==> inputs of 01-21 <==
==> flow/design.v (excerpt) <==
module Runner2048 (board_clk, VGA_R, VGA_G, VGA_B, hsync, vsync, clk, blank_n, rst, inputnums);
input board_clk, rst; 
input [3:0] inputnums; 
output hsync, vsync, clk, blank_n;
wire ce;  
clock_converter clocks(board_clk, rst, clk, ce);  
wire [9:0] xCount; 
wire [9:0] yCount;
wire ScreenArea;
VGA_Controller VGA(board_clk, rst, ce, xCount, yCount, ScreenArea, hsync, vsync, blank_n);
output reg [7:0]VGA_R, VGA_G, VGA_B;
reg R;
reg G;
reg B;
reg Rn, Gn, Bn;  
wire game_over;
wire win;
wire game_over_text = 1'b0;  
wire win_text = 1'b0;  
reg [11:0] row0[3:0];
reg [11:0] row1[3:0];
reg [11:0] row2[3:0];
reg [11:0] row3[3:0];
assign game_over = ((row0[0] !== row0[1]) && (row0[0] !== row1[0]) && (row0[1] !== row1[1]) && (row0[1] !== row0[2]) &&(row0[2] !== row1[2]) &&
	(row0[2] !== row0[3]) && (row0[3] !== row1[3]) && (row1[0] !== row1[1]) && (row1[0] !== row2[0]) && (row1[1] !== row2[1]) && 
	(row1[1] !== row1[2]) && (row1[2] !== row1[3]) && (row1[2] !== row2[2]) && (row1[3] !== row2[3]) && (row2[0] !== row2[1]) && 
	(row2[0] !== row3[0]) && (row2[1] !== row2[2]) && (row2[1] !== row3[1]) && (row2[2] !== row3[2]) && (row2[2] !== row2[3]) && 
	(row2[3] !== row3[3]) && (row3[0] !== row3[1]) && (row3[1] !== row3[2]) && (row3[2] !== row3[3])&&(row0[0] !== 0)&&
	(row0[1] !== 0)&&(row0[2] !== 0)&&(row0[3] !== 0)&&(row1[0] !== 0)&&(row1[1] !== 0)
	&&(row1[2] !== 0)&&(row1[3] !== 0)&&(row2[0] !== 0)&&(row2[1] !== 0)&&(row2[2] !== 0)
	&&(row2[3] !== 0)&&(row3[0] !== 0)&&(row3[1] !== 0)&&(row3[2] !== 0)&&(row3[3] !== 0));
assign win = ((row0[0] == 256) || (row0[1] == 256) || (row0[2] == 256) || (row0[3] == 256) || (row1[0] == 256) || (row1[1] == 256) || (row1[2] == 256) || (row1[3] == 256) || 
(row2[0] == 256) || (row2[1] == 256) || (row2[2] == 256) || (row2[3] == 256) || (row3[0] == 256) || (row3[1] == 256) || (row3[2] == 256) || (row3[3] == 256));
wire [15:0] squares1;
blocks bloc(board_clk, rst, ce, xCount,yCount,squares1);
reg [15:0]squares;
integer i;
integer a;
always @(posedge board_clk or posedge rst)
	begin
		if (rst)
  ...
Settings: LEC_CHECK=0, ABC_AREA=0, CAP_MARGIN=5, CELL_PAD_IN_SITES_DETAIL_PLACEMENT=2, CELL_PAD_IN_SITES_GLOBAL_PLACEMENT=1, CORE_ASPECT_RATIO=0.64, CORE_MARGIN=2, CORE_UTILIZATION=40, CTS_CLUSTER_DIAMETER=334, GPL_ROUTABILITY_DRIVEN=1, GPL_TIMING_DRIVEN=0, HOLD_SLACK_MARGIN=0.23, MAX_ROUTING_LAYER=met4, MIN_ROUTING_LAYER=met2, SETUP_SLACK_MARGIN=2.13, SLEW_MARGIN=40, TNS_END_PERCENT=40; clock period 20.0 ns.
run.sh (not shown) runs the stock make flow with config.mk's settings and CLKGATE_MAP_FILE=.
==> 11-01 (differences from 01-21) <==
- ABC_AREA: 0 -> 1
- CAP_MARGIN: 5 -> 20
- CELL_PAD_IN_SITES_DETAIL_PLACEMENT: 2 -> default
- CELL_PAD_IN_SITES_GLOBAL_PLACEMENT: 1 -> default
- CORE_ASPECT_RATIO: 0.64 -> default
- CORE_UTILIZATION: 40 -> 70
- CTS_CLUSTER_DIAMETER: 334 -> 254
- GPL_ROUTABILITY_DRIVEN: 1 -> default
- GPL_TIMING_DRIVEN: 0 -> default
- HOLD_SLACK_MARGIN: 0.23 -> default
- MIN_ROUTING_LAYER: met2 -> default
- PLACE_DENSITY_LB_ADDON: default -> 0.11
- SETUP_SLACK_MARGIN: 2.13 -> 1.28
- SLEW_MARGIN: 40 -> 20
- TNS_END_PERCENT: 40 -> default
==> flow/constraint.sdc (replaced) <==
create_clock -name core_clock -period 4.88 [get_ports {board_clk}]
set_input_delay 0.9760 -clock core_clock [delete_from_list [all_inputs] [get_ports {board_clk}]]
set_output_delay 0.9760 -clock core_clock [all_outputs]
set_load 0.01 [all_outputs]
==> 07-09 (differences from 01-21) <==
- ABC_AREA: 0 -> 1
- CELL_PAD_IN_SITES_DETAIL_PLACEMENT: 2 -> default
- CELL_PAD_IN_SITES_GLOBAL_PLACEMENT: 1 -> default
- CORE_ASPECT_RATIO: 0.64 -> default
- CORE_UTILIZATION: 40 -> 72
- CTS_CLUSTER_DIAMETER: 334 -> 27
- CTS_CLUSTER_SIZE: default -> 80
- GPL_ROUTABILITY_DRIVEN: 1 -> default
- GPL_TIMING_DRIVEN: 0 -> default
- HOLD_SLACK_MARGIN: 0.23 -> default
- MAX_ROUTING_LAYER: met4 -> default
- MIN_ROUTING_LAYER: met2 -> default
- PLACE_DENSITY_LB_ADDON: default -> 0.2
- SETUP_SLACK_MARGIN: 2.13 -> 1.6
- SLEW_MARGIN: 40 -> 20
- TNS_END_PERCENT: 40 -> default
==> flow/constraint.sdc (replaced) <==
create_clock -name core_clock -period 6.34 [get_ports {board_clk}]
set_input_delay 1.2680 -clock core_clock [delete_from_list [all_inputs] [get_ports {board_clk}]]
set_output_delay 1.2680 -clock core_clock [all_outputs]
set_load 0.01 [all_outputs]
==> flow.log <==
[flow] summary of implementation run
INFO  metric synth-area-yosys = 45,400 sq um
INFO  metric run_status = finished clean
INFO  metric ys_sh_mux = 0.546%
INFO  metric synthesis.area = approximately 45,000 sq um
INFO  metric cts_buffers = roughly 120
INFO  metric floorplan.die.width = between 200 and 300 microns
INFO  metric routabilityCongestion = between 1 and 1.5
INFO  metric use_met2 = between 80% and 90%
-- figures above: 07-09

==> flow.log <==
[flow] summary of implementation run
INFO  metric run_status = did not finish
INFO  metric failing_step = global routing (5_1_grt)
INFO  metric run.stop_error = [ERROR GRT-0232] Routing congestion too high. Check the congestion heatmap in the GUI.
INFO  metric synthesis.area = approximately 45,000 sq um
INFO  metric routabilityCongestion = between 1 and 1.5
INFO  metric cts_buffers = ~53
INFO  metric use_met2 = about nine tenths
INFO  metric floorplan.die.width = 259 microns
INFO  metric chip_area = about 67,000 sq um
-- figures above: 11-01

==> flow.log <==
[flow] summary of implementation run
INFO  metric use_met2 = slightly below 90%
INFO  metric floorplan.die.width = around 420 microns
INFO  metric run.stop_error = [ERROR GRT-0116] Global routing finished with congestion. Check the congestion regions in the DRC Viewer.
INFO  metric run_status = did not finish
INFO  metric failing_step = global routing (5_1_grt)
INFO  metric routabilityCongestion = approximately 1.3
-- figures above: 01-21



==> run M <==
Runner2048 again, from the RTL that the note above started with.
// Runner2048
module Runner2048 (board_clk, VGA_R, VGA_G, VGA_B, hsync, vsync, clk, blank_n, rst, inputnums);
==> flow/config.mk <==
export PLATFORM = sky130hd
export DESIGN_NAME = Runner2048
export DESIGN_NICKNAME = Runner2048
export VERILOG_FILES = /design/flow/design.v
export SDC_FILE = /design/flow/constraint.sdc
export NUM_CORES = 4
export LEC_CHECK = 0
export CAP_MARGIN = 20
export CORE_MARGIN = 2
export CORE_UTILIZATION = 40
export SETUP_SLACK_MARGIN = -0.66
export SLEW_MARGIN = 20
==> flow/constraint.sdc <==
create_clock -name core_clock -period 7.3 [get_ports {board_clk}]
set_input_delay 1.4600 -clock core_clock [delete_from_list [all_inputs] [get_ports {board_clk}]]
set_output_delay 1.4600 -clock core_clock [all_outputs]
set_load 0.01 [all_outputs]
==> inputs of run A, as changes to run M <==
--- a/flow/config.mk
+++ b/flow/config.mk
@@ -8,5 +8,5 @@
 export CAP_MARGIN = 20
 export CORE_MARGIN = 2
-export CORE_UTILIZATION = 40
-export SETUP_SLACK_MARGIN = -0.66
+export CORE_UTILIZATION = 61
+export SETUP_SLACK_MARGIN = 2.39
 export SLEW_MARGIN = 20
==> flow/constraint.sdc (replaced) <==
create_clock -name core_clock -period 8.69 [get_ports {board_clk}]
set_input_delay 1.7380 -clock core_clock [delete_from_list [all_inputs] [get_ports {board_clk}]]
set_output_delay 1.7380 -clock core_clock [all_outputs]
set_load 0.01 [all_outputs]
==> inputs of run P, as changes to run M <==
--- a/flow/config.mk
+++ b/flow/config.mk
@@ -6,7 +6,9 @@
 export NUM_CORES = 4
 export LEC_CHECK = 0
+export ABC_AREA = 1
 export CAP_MARGIN = 20
+export CELL_PAD_IN_SITES_DETAIL_PLACEMENT = 1
 export CORE_MARGIN = 2
 export CORE_UTILIZATION = 40
-export SETUP_SLACK_MARGIN = -0.66
+export MIN_ROUTING_LAYER = met2
 export SLEW_MARGIN = 20
==> flow/constraint.sdc (replaced) <==
create_clock -name core_clock -period 20.0 [get_ports {board_clk}]
set_input_delay 4.0000 -clock core_clock [delete_from_list [all_inputs] [get_ports {board_clk}]]
set_output_delay 4.0000 -clock core_clock [all_outputs]
set_load 0.01 [all_outputs]
==> inputs of run C, as changes to run M <==
--- a/flow/config.mk
+++ b/flow/config.mk
@@ -9,4 +9,3 @@
 export CORE_MARGIN = 2
 export CORE_UTILIZATION = 40
-export SETUP_SLACK_MARGIN = -0.66
 export SLEW_MARGIN = 20
==> flow/constraint.sdc (replaced) <==
create_clock -name core_clock -period 8.93 [get_ports {board_clk}]
set_input_delay 1.7860 -clock core_clock [delete_from_list [all_inputs] [get_ports {board_clk}]]
set_output_delay 1.7860 -clock core_clock [all_outputs]
set_load 0.01 [all_outputs]
==> out/qor.log <==
INFO  logic_synthesis post_synth_num_cell_types=103
INFO  cells_and_area num-fill-cells=6,052
INFO  global_route   grt_util_met1=60.8%
INFO  cells_and_area comb_area=0.0305mm2
INFO  status         status=no timing/DRC/antenna violations
INFO  setup_path     endpoint_kind=flop
INFO  setup_path     worst-path-stages=13
the above is filed under run A

==> out/qor.log <==
INFO  cells_and_area comb_area=0.0305mm2
INFO  global_route   grt_util_met1=44.6%
INFO  cells_and_area num-fill-cells=10,737
INFO  sta            slack_of_the_critical_path=2.77ns
INFO  status         status=no timing/DRC/antenna violations
INFO  logic_synthesis post_synth_num_cell_types=103
INFO  setup_path     endpoint_kind=flop
INFO  drt            routedWlPerCell=29.3um
the above is filed under run C

==> out/qor.log <==
INFO  status         status=aborted with a tool error
INFO  status         stage_at_which_the_flow_ended=global routing (5_1_grt)
INFO  status         flow.first_error=[ERROR GRT-0116] Global routing finished with congestion. Check the congestion regions in the DRC Viewer.
INFO  clocking       clk_path_buf_depth=3
INFO  global_route   grt_util_met1=0%
INFO  logic_synthesis ys_seq_elements=454
INFO  logic_synthesis yosys-dominant-comb-family=simple AND/OR/NAND/NOR gates
INFO  floorplan      floorplan.die.height=341um
INFO  floorplan      fp_util=40.3%
INFO  global_route   met3_global_route_usage=85.5%
INFO  clocking       cts_inserted_buffers=61
INFO  logic_synthesis area_figure_in_the_yosys_stat_output=0.0454mm2
the above is filed under run P

==> out/qor.log <==
INFO  logic_synthesis post_synth_num_cell_types=103
INFO  setup_path     worst-path-stages=13
INFO  clocking       cts_root_buf=sky130_fd_sc_hd__clkbuf_16
INFO  cells_and_area comb_area=0.0305mm2
INFO  floorplan      dieWidth=335um
INFO  global_route   grt_util_met1=45.8%
INFO  sta            final_period_minus_worst_setup_slack=6.31ns
INFO  logic_synthesis postSynthCellCount=5,127
INFO  status         status=no timing/DRC/antenna violations
INFO  setup_path     endpoint_kind=flop
INFO  cells_and_area num-fill-cells=10,807
the above is filed under run M



==> inputs of job 9946 <==
Starting RTL as in the previous note.
// Runner2048
module Runner2048 (board_clk, VGA_R, VGA_G, VGA_B, hsync, vsync, clk, blank_n, rst, inputnums);
input board_clk, rst; 
input [3:0] inputnums; 
output hsync, vsync, clk, blank_n;
wire ce;  
clock_converter clocks(board_clk, rst, clk, ce);  
wire [9:0] xCount; 
wire [9:0] yCount;
wire ScreenArea;
VGA_Controller VGA(board_clk, rst, ce, xCount, yCount, ScreenArea, hsync, vsync, blank_n);
output reg [7:0]VGA_R, VGA_G, VGA_B;
reg R;
reg G;
reg B;
reg Rn, Gn, Bn;  
wire game_over;
wire win;
wire game_over_text = 1'b0;  
wire win_text = 1'b0;  
reg [11:0] row0[3:0];
reg [11:0] row1[3:0];
reg [11:0] row2[3:0];
reg [11:0] row3[3:0];
assign game_over = ((row0[0] !== row0[1]) && (row0[0] !== row1[0]) && (row0[1] !== row1[1]) && (row0[1] !== row0[2]) &&(row0[2] !== row1[2]) &&
	(row0[2] !== row0[3]) && (row0[3] !== row1[3]) && (row1[0] !== row1[1]) && (row1[0] !== row2[0]) && (row1[1] !== row2[1]) && 
	(row1[1] !== row1[2]) && (row1[2] !== row1[3]) && (row1[2] !== row2[2]) && (row1[3] !== row2[3]) && (row2[0] !== row2[1]) && 
	(row2[0] !== row3[0]) && (row2[1] !== row2[2]) && (row2[1] !== row3[1]) && (row2[2] !== row3[2]) && (row2[2] !== row2[3]) && 
	(row2[3] !== row3[3]) && (row3[0] !== row3[1]) && (row3[1] !== row3[2]) && (row3[2] !== row3[3])&&(row0[0] !== 0)&&
	(row0[1] !== 0)&&(row0[2] !== 0)&&(row0[3] !== 0)&&(row1[0] !== 0)&&(row1[1] !== 0)
	&&(row1[2] !== 0)&&(row1[3] !== 0)&&(row2[0] !== 0)&&(row2[1] !== 0)&&(row2[2] !== 0)
	&&(row2[3] !== 0)&&(row3[0] !== 0)&&(row3[1] !== 0)&&(row3[2] !== 0)&&(row3[3] !== 0));
assign win = ((row0[0] == 256) || (row0[1] == 256) || (row0[2] == 256) || (row0[3] == 256) || (row1[0] == 256) || (row1[1] == 256) || (row1[2] == 256) || (row1[3] == 256) || 
(row2[0] == 256) || (row2[1] == 256) || (row2[2] == 256) || (row2[3] == 256) || (row3[0] == 256) || (row3[1] == 256) || (row3[2] == 256) || (row3[3] == 256));
wire [15:0] squares1;
blocks bloc(board_clk, rst, ce, xCount,yCount,squares1);
reg [15:0]squares;
integer i;
integer a;
always @(posedge board_clk or posedge rst)
	begin
		if (rst)
			squares <= 16'd0;
		else if (ce)
			squares <= squares1;
	end
always @(*)
	begin
		if (game_over == 1'b0)
			begin
				if (win == 1'b0)
					begin
						Rn = 1'b0;
						Gn = 1'b0;
						Bn = 1'b0;
						for (i = 0; i < 4; i = i + 1) begin
							if(row0[i] == 0) begin
  ...
Settings: LEC_CHECK=0, ABC_AREA=1, CAP_MARGIN=20, CELL_PAD_IN_SITES_DETAIL_PLACEMENT=1, CELL_PAD_IN_SITES_GLOBAL_PLACEMENT=1, CORE_MARGIN=6, CORE_UTILIZATION=39, CTS_CLUSTER_DIAMETER=152, GPL_TIMING_DRIVEN=0, MIN_ROUTING_LAYER=met2, PLACE_DENSITY_LB_ADDON=0.21, SLEW_MARGIN=20, TNS_END_PERCENT=35; clock period 20.0 ns.
==> job 8226: changes against job 9946 <==
==> flow/config.mk (replaced) <==
export PLATFORM = sky130hd
export DESIGN_NAME = Runner2048
export DESIGN_NICKNAME = Runner2048
export VERILOG_FILES = /design/flow/design.v
export SDC_FILE = /design/flow/constraint.sdc
export NUM_CORES = 4
export LEC_CHECK = 0
export CAP_MARGIN = 20
export CORE_MARGIN = 2
export CORE_UTILIZATION = 72
export PLACE_DENSITY = 0.95
export SETUP_SLACK_MARGIN = -0.31
export SLEW_MARGIN = 20
export TNS_END_PERCENT = 5
==> flow/constraint.sdc (replaced) <==
create_clock -name core_clock -period 4.49 [get_ports {board_clk}]
set_input_delay 0.8980 -clock core_clock [delete_from_list [all_inputs] [get_ports {board_clk}]]
set_output_delay 0.8980 -clock core_clock [all_outputs]
set_load 0.01 [all_outputs]
==> job 3928: changes against job 9946 <==
==> flow/config.mk (replaced) <==
export PLATFORM = sky130hd
export DESIGN_NAME = Runner2048
export DESIGN_NICKNAME = Runner2048
export VERILOG_FILES = /design/flow/design.v
export SDC_FILE = /design/flow/constraint.sdc
export NUM_CORES = 4
export LEC_CHECK = 0
export CAP_MARGIN = 20
export CORE_MARGIN = 2
export CORE_UTILIZATION = 16
export SLEW_MARGIN = 20
==> flow/constraint.sdc (replaced) <==
create_clock -name core_clock -period 25.1 [get_ports {board_clk}]
set_input_delay 5.0200 -clock core_clock [delete_from_list [all_inputs] [get_ports {board_clk}]]
set_output_delay 5.0200 -clock core_clock [all_outputs]
set_load 0.01 [all_outputs]
==> results <==
- Die size: job 8226 < job 9946 < job 3928.
- Job 9946 never finished: it broke off in global routing (5_1_grt). Job 3928 finished with timing, DRC and antenna clean. Job 8226 did not get past global routing (5_1_grt) (GRT-0116).
- Of job 9946 and job 8226, job 9946 has the higher synthesized area (gap 3.6%, measured against job 8226).
- In job 9946 the synthesized cell count is higher than in job 3928, by about 36%.
==> figures <==
item	job 3928	job 9946	job 8226
Status	finished clean	aborted with a tool error	aborted with a tool error
Stage where the flow stopped	-	global routing (5_1_grt)	global routing (5_1_grt)
FP Util	16.04%	39.51%	72.68%
CTS Buf Count	51	59	53
Area fraction in full adders, half adders and majority gates	9.207%	8.534%	9.207%
Synth Area in XOR/XNOR	7.601%	5.657%	7.601%
Post-Place Worst Slack	16.52 ns	11.85 ns	-0.2395 ns
Synth top cell by count	dfrtp_1	nand2_1	dfrtp_1
Total half-perimeter wirelength after legalization and detailed placement	137900 um	228900 um	141500 um
Fraction of synthesized cell area taken by the top area cell type	25.95%	25.05%	25.95%
Dpl cells	8493	8519	6181
Post-Synth Simple-Gate Area	18.70%	33.97%	18.70%
Yosys-reported design area after synthesis	0.04379 mm2	0.04536 mm2	0.04379 mm2
Last weighted congestion value of the routability-driven placer	0.9875	1.293	1.274
Unique cell types	103	77	103
Chip area	0.2779 mm2	0.1246 mm2	0.06280 mm2
Vertical die dimension	527.1 um	353.0 um	250.6 um
Number of nets at floorplan	5428	7265	5428
CORE AREA	0.2729 mm2	0.1148 mm2	0.06025 mm2
Floorplan die width	527.1 um	353.0 um	250.6 um
